==> flow/design.v <==
module gca_dlnv(
    input [31:0]    coord0,
    input [31:0]    coord1,
    input           ld,
    input           step,
    input           CLK,
    output          FC,
    output [20:0]   ADDR
);
    reg         [15:0] x0;
    reg         [15:0] y0;
    wire        [15:0] x1;
    wire        [15:0] y1;
    reg  signed [15:0] dx, dy;
    reg  signed [15:0] sx, sy;
    reg  signed [15:0] error;
    wire signed [15:0] e2;
    assign x1 = {5'b0, coord1[10:0]};
    assign y1 = {6'b0, coord1[20:11]};
    assign e2 = error <<< 1;
    assign ADDR = {y0[9:0], x0[10:0]};
    assign FC = !ld && (x0 == x1 && y0 == y1 || e2 >= dy && x0 == x1 || e2 <= dx && y0 == y1);
    always @(posedge CLK) begin
        if(ld) begin
            x0 <= {5'b0, coord0[10:0]};
            y0 <= {6'b0, coord0[20:11]};
            sx <= (x0 > x1) ? -16'd1 : 16'd1;
            sy <= (y0 > y1) ? -16'd1 : 16'd1;
            dx <= (x0 < x1) ? (x1 - x0) : (x0 - x1);
            dy <= (y1 < y0) ? (y1 - y0) : (y0 - y1);
            error <= dx + dy;
        end
        if(step && !ld) begin
            if(e2 >= dy) x0 <= x0 + sx;
            if(e2 <= dx) y0 <= y0 + sy;
            if(e2 >= dy && e2 <= dx)
                error <= error + dx + dy;
            else if(e2 >= dy)
                error <= error + dy;
            else if(e2 <= dx)
                error <= error + dx;
        end
    end
endmodule
clock: 4.56 ns
lec_check: 0
cap_margin: 20
core_margin: 2
core_utilization: 40
slew_margin: 20
run.sh (not shown) runs the stock make flow with config.mk's settings and CLKGATE_MAP_FILE=.
==> next run, changes <==
Settings changed: CORE_UTILIZATION 40 to 51.
Clock period 4.56 ns to 4.06 ns, I/O delays scaled along.
Outcome: Count of clock-buffer cells in the layout fell by 1. Area after synthesis does not change. Final cell count fell by 1.5%. Wire length rose by 2.1%. Worst setup slack got worse by 0.038 ns. Register-to-register slack got worse by 0.14 ns. Non-clock buffer count rose by 35. Final area rose by 1.8%.
==> next run, changes <==
Settings changed: CORE_UTILIZATION 51 to 50, SETUP_SLACK_MARGIN from default to 0.73.
Clock period 4.06 ns to 2.53 ns, I/O delays scaled along.
Result: Now the flow ran to the end with violations: setup timing. Area after synthesis stays the same. Design area rose by about 40%. Hold slack improved by 0.088 ns.
==> next run, changes <==
Settings changed: CAP_MARGIN 20 to 15, CORE_UTILIZATION 50 to 72, SETUP_SLACK_MARGIN 0.73 to -0.27.
Clock period 2.53 ns to 3.9 ns, I/O delays scaled along.
The new run completed and failed the layout checks on setup timing; synthesized area is unchanged; routed wire length goes down by 25%; global-route usage grows by 5.4 points.

Setup of job 2519:
RTL: the design.v shown in full above, as it stands there.
make LEC_CHECK=0 ABC_AREA=1 CAP_MARGIN=20 CORE_MARGIN=2 CORE_UTILIZATION=60 CTS_CLUSTER_DIAMETER=94 SLEW_MARGIN=20 finish   # period 2.75 ns
Job 2519: complete, dirty (setup timing)
Input-level comparison between job 2295 and job 2519:
Settings: CORE_UTILIZATION now 66, was 60; CTS_CLUSTER_DIAMETER no longer set, was 94; SETUP_SLACK_MARGIN now 1.0, previously not set; ABC_AREA no longer set, was 1; the clock period (ns, I/O delays scaled along) now 3.9, was 2.75.
==> comparison <==
No crash in job 2295: every stage finished, but the layout fails its final checks due to setup timing.
Sort job 2519 and job 2295 by transition at the pin with the smallest max-transition slack asc -> top: job 2519
Compared with job 2519, job 2295 instantiates a smaller number of standard cells.
Job 2295: post-synthesis share of cell area spent on and, or, nand and nor gates 12 points below job 2519
Per the comparison of job 2295 with job 2519, via count of the first global-routing pass decreased by 1,852 relative to the old numbers, portion of netlist area occupied by mux cells rose 4.0 points.
The higher arrival time at the worst endpoint came out of job 2295.
Relative to job 2295, the following input files were edited for job 137:
Settings: changing CORE_UTILIZATION from 66 to 40; removing SETUP_SLACK_MARGIN (formerly 1.0); changing the clock period (ns, I/O delays scaled along) from 3.9 to 5.0.
- Job 137 finished every step from synthesis to the final layout, and the layout passed the timing, design-rule and antenna checks.
- Critical path depth in cells: lower on job 137
- Start-to-end type of the worst setup path = flop to flop: job 2295; start-to-end type of the worst setup path = primary input to primary output: job 137
- Of job 137 and job 2295, job 2295 shows the higher initial antenna violation count, with job 137 below it.
- Job 2295 ended up with met5 as its highest metal layer with signal wires; job 137 ended up with met4.
- Lower clock distribution area overhead in the final layout was reported by job 2295, not job 137.
- Note that the detailed-routed wire length on met2 recorded for job 2295 amounts to 1.4 times the value seen in job 137.
- Job 137 reports its first element of the critical path as coord1[16] while job 2295 reports dx[2].
- Relative to job 2295, overall chip area increased by about 60% in job 137.
- Comparing job 2295 against job 137, there is no change at all in synthesis area per yosys.
- The setup slack of job 137 is larger than that of job 2295.
- Number of buffers other than clock buffers in the final layout: job 137 lower than job 2295
- Placement-stage worst setup slack: job 137 and job 2295 compared, higher one is job 137

Setup of job 101:
RTL: the design.v shown in full above, as it stands there.
clock: 3.78 ns
lec_check: 0
cap_margin: 30
core_margin: 2
core_utilization: 72
cts_cluster_diameter: 358
place_density: 0.67
slew_margin: 20
Finished, but not clean: job 101, with setup timing.
Input changes introduced in job 102 (baseline for comparison: job 101):
- a change of CAP_MARGIN from 30 to 5
- an added ABC_AREA of 1
- a deleted PLACE_DENSITY that had been 0.67
- a change of CTS_CLUSTER_DIAMETER from 358 to 376
- an added CTS_CLUSTER_SIZE of 99
- an added SETUP_SLACK_MARGIN of 0.25
- a change of the clock period (ns, I/O delays scaled along) from 3.78 to 4.06
Job 101 and job 102: one clean run, job 102; the rest did not finish clean. [job 101] flow finished | final checks: failed | reasons: setup timing. Looking at critical path startpoint, the coord1[6] result is from job 102; the dx[1]$_DFFE_PP_ one comes from job 101. [compare] base=job 101 new=job 102: worst setup slack rose 0.40 ns; count of routing violations after the opening detailed-route iteration increased by 8.2% relative to the old numbers; initial antenna violation count about even; number of cells in the yosys synthesis report went up 426. Looking at timing endpoint of the critical path, the FC result is from job 102; the error[14]$_DFF_P_ one comes from job 101. Between job 102 and job 101, it is job 102 whose first-pass GRT wire length is higher, by 13%. Of job 102 and job 101, job 101 shows the higher average cell area after synthesis, with job 102 below it. Min transition at the pin with the smallest max-transition slack across job 102 and job 101: job 101.
Input changes introduced in job 103 (baseline for comparison: job 102):
- ABC_AREA no longer set, was 1
- CORE_UTILIZATION now 58, was 72
- CAP_MARGIN now 20, was 5
- CTS_CLUSTER_SIZE no longer set, was 99
- CTS_CLUSTER_DIAMETER no longer set, was 376
- SETUP_SLACK_MARGIN no longer set, was 0.25
- the clock period (ns, I/O delays scaled along) now 2.53, was 4.06
==> comparison <==
The net count of the mapped netlist reported for job 103 is smaller than that of job 102 by about 22%.
Post-synthesis sequential area ratio was higher in job 103 than in job 102.
Count of hold-fix buffers inserted at cts delta (job 102 -> job 103): insignificant
Compared with job 102, job 103 shows die area higher by 15%.
Comparing job 103 and job 102, the higher instance area at placement is on job 103.
Job 103 did not finish; the tool stopped in global routing (5_1_grt) with error GRT-0232.
Job 102 | status: complete | timing, DRC, antenna: pass
Compared with job 102, job 103 shows a synthesized area per cell that is about 24% higher.
Of job 103 and job 102, job 103 shows the lower synthesized cell area, with job 102 above it.
## Diff of input files: job 104 against job 103
- changing CORE_UTILIZATION from 58 to 11
- changing the clock period (ns, I/O delays scaled along) from 2.53 to 5.19
==> comparison <==
Job 104: PASS, flow complete, no timing, DRC or antenna violations. Job 104 vs job 103: detailed placer's ending HPWL down by more than 10%. Job 104 vs job 103, routability-driven placement congestion ratio went down by 0.15. What job 103 reported for cell area after placement has to be multiplied by 0.891 to get the figure for job 104. Post-cts repair resize count: job 104 lower than job 103.

RTL: the design.v shown in full above, as it stands there.
==> flow/config.mk <==
export PLATFORM = sky130hd
export DESIGN_NAME = gca_dlnv
export DESIGN_NICKNAME = gca_dlnv
export VERILOG_FILES = /design/flow/design.v
export SDC_FILE = /design/flow/constraint.sdc
export NUM_CORES = 4
export LEC_CHECK = 0
export CAP_MARGIN = 20
export CORE_MARGIN = 2
export CORE_UTILIZATION = 40
export CTS_CLUSTER_DIAMETER = 397
export CTS_CLUSTER_SIZE = 44
export PLACE_DENSITY_LB_ADDON = 0.12
export SLEW_MARGIN = 20
export TNS_END_PERCENT = 5
==> flow/constraint.sdc <==
create_clock -name core_clock -period 5.0 [get_ports {CLK}]
set_input_delay 1.0000 -clock core_clock [delete_from_list [all_inputs] [get_ports {CLK}]]
set_output_delay 1.0000 -clock core_clock [all_outputs]
set_load 0.01 [all_outputs]
Edit:
CORE_UTILIZATION = 30   (was 40)
CTS_CLUSTER_DIAMETER = 395   (was 397)
CTS_CLUSTER_SIZE = 15   (was 44)
HOLD_SLACK_MARGIN = -0.09   (was not set)
SLEW_MARGIN = 0   (was 20)
Effect: The changed run ran to the end with no violations; wire length rises by 3.9%; synthesized cell count does not change; design area went up by 1.3%; fmax decreases by about 2%.
Edit:
CORE_UTILIZATION = 39   (was 30)
CTS_CLUSTER_DIAMETER = not set   (was 395)
CTS_CLUSTER_SIZE = not set   (was 15)
HOLD_SLACK_MARGIN = not set   (was -0.09)
PLACE_DENSITY_LB_ADDON = not set   (was 0.12)
SLEW_MARGIN = 20   (was 0)
TNS_END_PERCENT = not set   (was 5)
clock period = 4.56 ns   (was 5.0 ns; I/O delays follow)
After rerunning:
- setup slack got worse by 170 ps
- routed wire length drops by about 7%
- die size decreases by about 23%
- final area went down by about 1%
Edit:
CORE_UTILIZATION = 72   (was 39)
CTS_CLUSTER_DIAMETER = 41   (was not set)
HOLD_SLACK_MARGIN = -0.1   (was not set)
TNS_END_PERCENT = 40   (was not set)
clock period = 3.78 ns   (was 4.56 ns; I/O delays follow)
- This time the run completed and failed the layout checks on negative setup slack
- register-to-register slack degrades by 440 ps
- routed wire length came out higher by 5.3%
Edit:
CAP_MARGIN = 5   (was 20)
CTS_CLUSTER_DIAMETER = not set   (was 41)
CTS_CLUSTER_SIZE = 99   (was not set)
HOLD_SLACK_MARGIN = not set   (was -0.1)
TNS_END_PERCENT = not set   (was 40)
clock period = 4.06 ns   (was 3.78 ns; I/O delays follow)
Outcome: With this change the flow ran to the end with no violations. Global-route usage came out lower by 2.2 points. Setup slack gets better by 250 ps. Area after synthesis is unchanged. Design area shrinks by 2.5%. Via count decreases by 3.9%. Count of clock-buffer cells in the layout rose by 1.
